==> raven <==
==> flow/design.v <==
module neuron_intra_Nbits #(
    parameter N = 16,
    parameter N_INPUTS = 16,
    parameter LOG_N_INPUTS = 4  
) (
    input  wire                         clk,
    input  wire                         rst,
    input  wire                         en,
    input  wire signed [N*N_INPUTS-1:0] W,     
    input  wire signed [N*N_INPUTS-1:0] X_N,   
    output reg signed [         N-1:0] Out
);
  wire signed [2*N*N_INPUTS-1:0] prod;
  wire signed [         N-1:0] act_out;
  genvar i;
  generate
    for (i = 0; i < N_INPUTS; i = i + 1) begin : mults
      wire signed [N-1:0] Wi;
      wire signed [N-1:0] Xi;
      assign Wi = W[i*N+:N];
      assign Xi = X_N[i*N+:N];
      assign prod[i*2*N+:2*N] = Wi * Xi;
    end
  endgenerate
  genvar j, k;
  generate
    for (j = 0; j < LOG_N_INPUTS; j = j + 1) begin : ADDER_TREE
      wire signed [2*N*(N_INPUTS >> (j+1))-1:0] sum_stage;
      if(j == 0) begin
        for (k = 0; k < (N_INPUTS >> (j+1)); k = k + 1) begin : STAGE0
          assign sum_stage[2*k*N+:2*N] = prod[2*k*2*N+:2*N] + prod[(2*k+1)*2*N+:2*N];
        end
      end else begin
        for (k = 0; k < (N_INPUTS >> (j+1)); k = k + 1) begin : STAGEJ
          assign sum_stage[2*k*N+:2*N] = ADDER_TREE[j-1].sum_stage[2*k*2*N+:2*N] + ADDER_TREE[j-1].sum_stage[(2*k+1)*2*N+:2*N];
        end
      end
    end
    wire signed [2*N-1:0] sum_all;
    assign sum_all = ADDER_TREE[LOG_N_INPUTS-1].sum_stage;
  endgenerate
  reg signed [2*N-1:0] acc;
  always @(posedge clk or posedge rst) begin
    if (rst) begin
		acc <= 0;
		Out <= 0;
	 end
    else if (en) begin
		acc <= sum_all;
		Out <= act_out;
	 end
  end
  localparam signed [N-1:0] MAX_VAL = {1'b0, {(N-1){1'b1}}};  
  assign act_out = (acc < 0) ? 0 : (acc > MAX_VAL) ? MAX_VAL : acc;
endmodule
==> flow/run.sh <==
#!/bin/bash
# the make line also repeats each setting of config.mk as NAME=value (left out here)
make -C /OpenROAD-flow-scripts/flow DESIGN_CONFIG=/design/flow/config.mk WORK_HOME=/design/flow/orfs CLKGATE_MAP_FILE= finish
==> flow/config.mk <==
export PLATFORM = sky130hd
export DESIGN_NAME = neuron_intra_Nbits
export DESIGN_NICKNAME = neuron_intra_Nbits
export VERILOG_FILES = /design/flow/design.v
export SDC_FILE = /design/flow/constraint.sdc
export NUM_CORES = 4
export LEC_CHECK = 0
export CAP_MARGIN = 20
export CELL_PAD_IN_SITES_DETAIL_PLACEMENT = 0
export CELL_PAD_IN_SITES_GLOBAL_PLACEMENT = 1
export CORE_MARGIN = 2
export CORE_UTILIZATION = 51
export CTS_CLUSTER_DIAMETER = 62
export CTS_CLUSTER_SIZE = 10
export GPL_ROUTABILITY_DRIVEN = 1
export MAX_ROUTING_LAYER = met5
export PLACE_DENSITY_LB_ADDON = 0.1
export SETUP_SLACK_MARGIN = 5.0
export SLEW_MARGIN = 20
export TNS_END_PERCENT = 5
==> flow/constraint.sdc <==
create_clock -name core_clock -period 22.5 [get_ports {clk}]
set_input_delay 4.5000 -clock core_clock [delete_from_list [all_inputs] [get_ports {clk}]]
set_output_delay 4.5000 -clock core_clock [all_outputs]
set_load 0.01 [all_outputs]
==> yarrow: changes against raven <==
--- a/flow/config.mk
+++ b/flow/config.mk
@@ -8,13 +8,11 @@
 export CAP_MARGIN = 20
 export CELL_PAD_IN_SITES_DETAIL_PLACEMENT = 0
 export CELL_PAD_IN_SITES_GLOBAL_PLACEMENT = 1
+export CORE_ASPECT_RATIO = 0.5
 export CORE_MARGIN = 2
-export CORE_UTILIZATION = 51
-export CTS_CLUSTER_DIAMETER = 62
-export CTS_CLUSTER_SIZE = 10
+export CORE_UTILIZATION = 34
+export CTS_CLUSTER_SIZE = 11
 export GPL_ROUTABILITY_DRIVEN = 1
 export MAX_ROUTING_LAYER = met5
-export PLACE_DENSITY_LB_ADDON = 0.1
-export SETUP_SLACK_MARGIN = 5.0
 export SLEW_MARGIN = 20
 export TNS_END_PERCENT = 5
==> onyx: changes against raven <==
==> flow/config.mk (replaced) <==
export PLATFORM = sky130hd
export DESIGN_NAME = neuron_intra_Nbits
export DESIGN_NICKNAME = neuron_intra_Nbits
export VERILOG_FILES = /design/flow/design.v
export SDC_FILE = /design/flow/constraint.sdc
export NUM_CORES = 4
export LEC_CHECK = 0
export CAP_MARGIN = 15
export CELL_PAD_IN_SITES_DETAIL_PLACEMENT = 0
export CELL_PAD_IN_SITES_GLOBAL_PLACEMENT = 0
export CORE_MARGIN = 2
export CORE_UTILIZATION = 72
export GPL_ROUTABILITY_DRIVEN = 1
export MAX_ROUTING_LAYER = met5
export SETUP_SLACK_MARGIN = -0.58
export SLEW_MARGIN = 20
==> flow/constraint.sdc (replaced) <==
create_clock -name core_clock -period 9.61 [get_ports {clk}]
set_input_delay 1.9220 -clock core_clock [delete_from_list [all_inputs] [get_ports {clk}]]
set_output_delay 1.9220 -clock core_clock [all_outputs]
set_load 0.01 [all_outputs]
==> ember: changes against raven <==
==> flow/config.mk (replaced) <==
export PLATFORM = sky130hd
export DESIGN_NAME = neuron_intra_Nbits
export DESIGN_NICKNAME = neuron_intra_Nbits
export VERILOG_FILES = /design/flow/design.v
export SDC_FILE = /design/flow/constraint.sdc
export NUM_CORES = 4
export LEC_CHECK = 0
export CAP_MARGIN = 20
export CORE_MARGIN = 2
export CORE_UTILIZATION = 58
export SETUP_SLACK_MARGIN = 2.58
export SLEW_MARGIN = 20
==> flow/constraint.sdc (replaced) <==
create_clock -name core_clock -period 9.4 [get_ports {clk}]
set_input_delay 1.8800 -clock core_clock [delete_from_list [all_inputs] [get_ports {clk}]]
set_output_delay 1.8800 -clock core_clock [all_outputs]
set_load 0.01 [all_outputs]
==> job_summary.md <==
### Flow metrics

| Metric | Value |
|---|---|
| Post-DP Area | 167,000 um2 |
| Fmax | 62.6 MHz |
| Setup WS post-layout | 6540 ps |
| Pre-CTS setup slack | 6250 ps |
| Via density | 5.18 |
| Dpl cells | 20,400 |
| Met2 track demand over resource | 0.604 |
| Min-delay src | Out[3] |
| Delay of the slowest critical-path stage | 910 ps |
| Status | complete, no violations |
| FP Rows | 204 |
| Start point of the critical path | X_N[48] |
| Fill count | 29,000 |
| Final wirelength | 547,000 um |
| Routed WL per cell | 26.8 um |
| Post-detail-place hpwl | 487,000 um |
[end of results for raven]
==> job_summary.md <==
### Flow metrics

| Metric | Value |
|---|---|
| Fmax | 83.0 MHz |
| Routed WL per cell | 27.2 um |
| Status | failed layout checks |
| Min-delay src | Out[11] |
| Delay of the slowest critical-path stage | 920 ps |
| Fill count | 12,000 |
| Final setup viols | 27 |
| Via density | 5.87 |
| Post-detail-place hpwl | 494,000 um |
| Met2 track demand over resource | 0.821 |
| Setup WS post-layout | -2440 ps |
| FP Rows | 171 |
| Violated checks | setup timing |
| Dpl cells | 20,800 |
| Area leader, netlist | fa_1 |
| Final wirelength | 567,000 um |
[end of results for onyx]
==> job_summary.md <==
### Flow metrics

| Metric | Value |
|---|---|
| Setup WS post-layout | 6230 ps |
| Post-DP Area | 169,000 um2 |
| Status | complete, no violations |
| Fill count | 47,000 |
| Met2 track demand over resource | 0.405 |
| Start point of the critical path | X_N[32] |
| Routed WL per cell | 25.5 um |
| Via density | 4.69 |
| FP Rows | 176 |
| Final wirelength | 573,000 um |
| Pre-CTS setup slack | 5990 ps |
[end of results for yarrow]
==> job_summary.md <==
### Flow metrics

| Metric | Value |
|---|---|
| Fmax | 84.6 MHz |
| Dpl cells | 21,600 |
| R2R Setup Slk | 6620 ps |
| Routed WL per cell | 24.8 um |
| Delay of the slowest critical-path stage | 650 ps |
| Met2 track demand over resource | 0.656 |
| Post-detail-place hpwl | 494,000 um |
| Fill count | 21,700 |
| Start point of the critical path | W[27] |
| Status | failed layout checks |
| Post-DP Area | 182,000 um2 |
| Final wirelength | 542,000 um |
| FP Rows | 191 |
| Setup WS post-layout | -2420 ps |
| Min-delay src | Out[2] |
| Violated checks | setup timing |
| Final setup viols | 27 |
[end of results for ember]
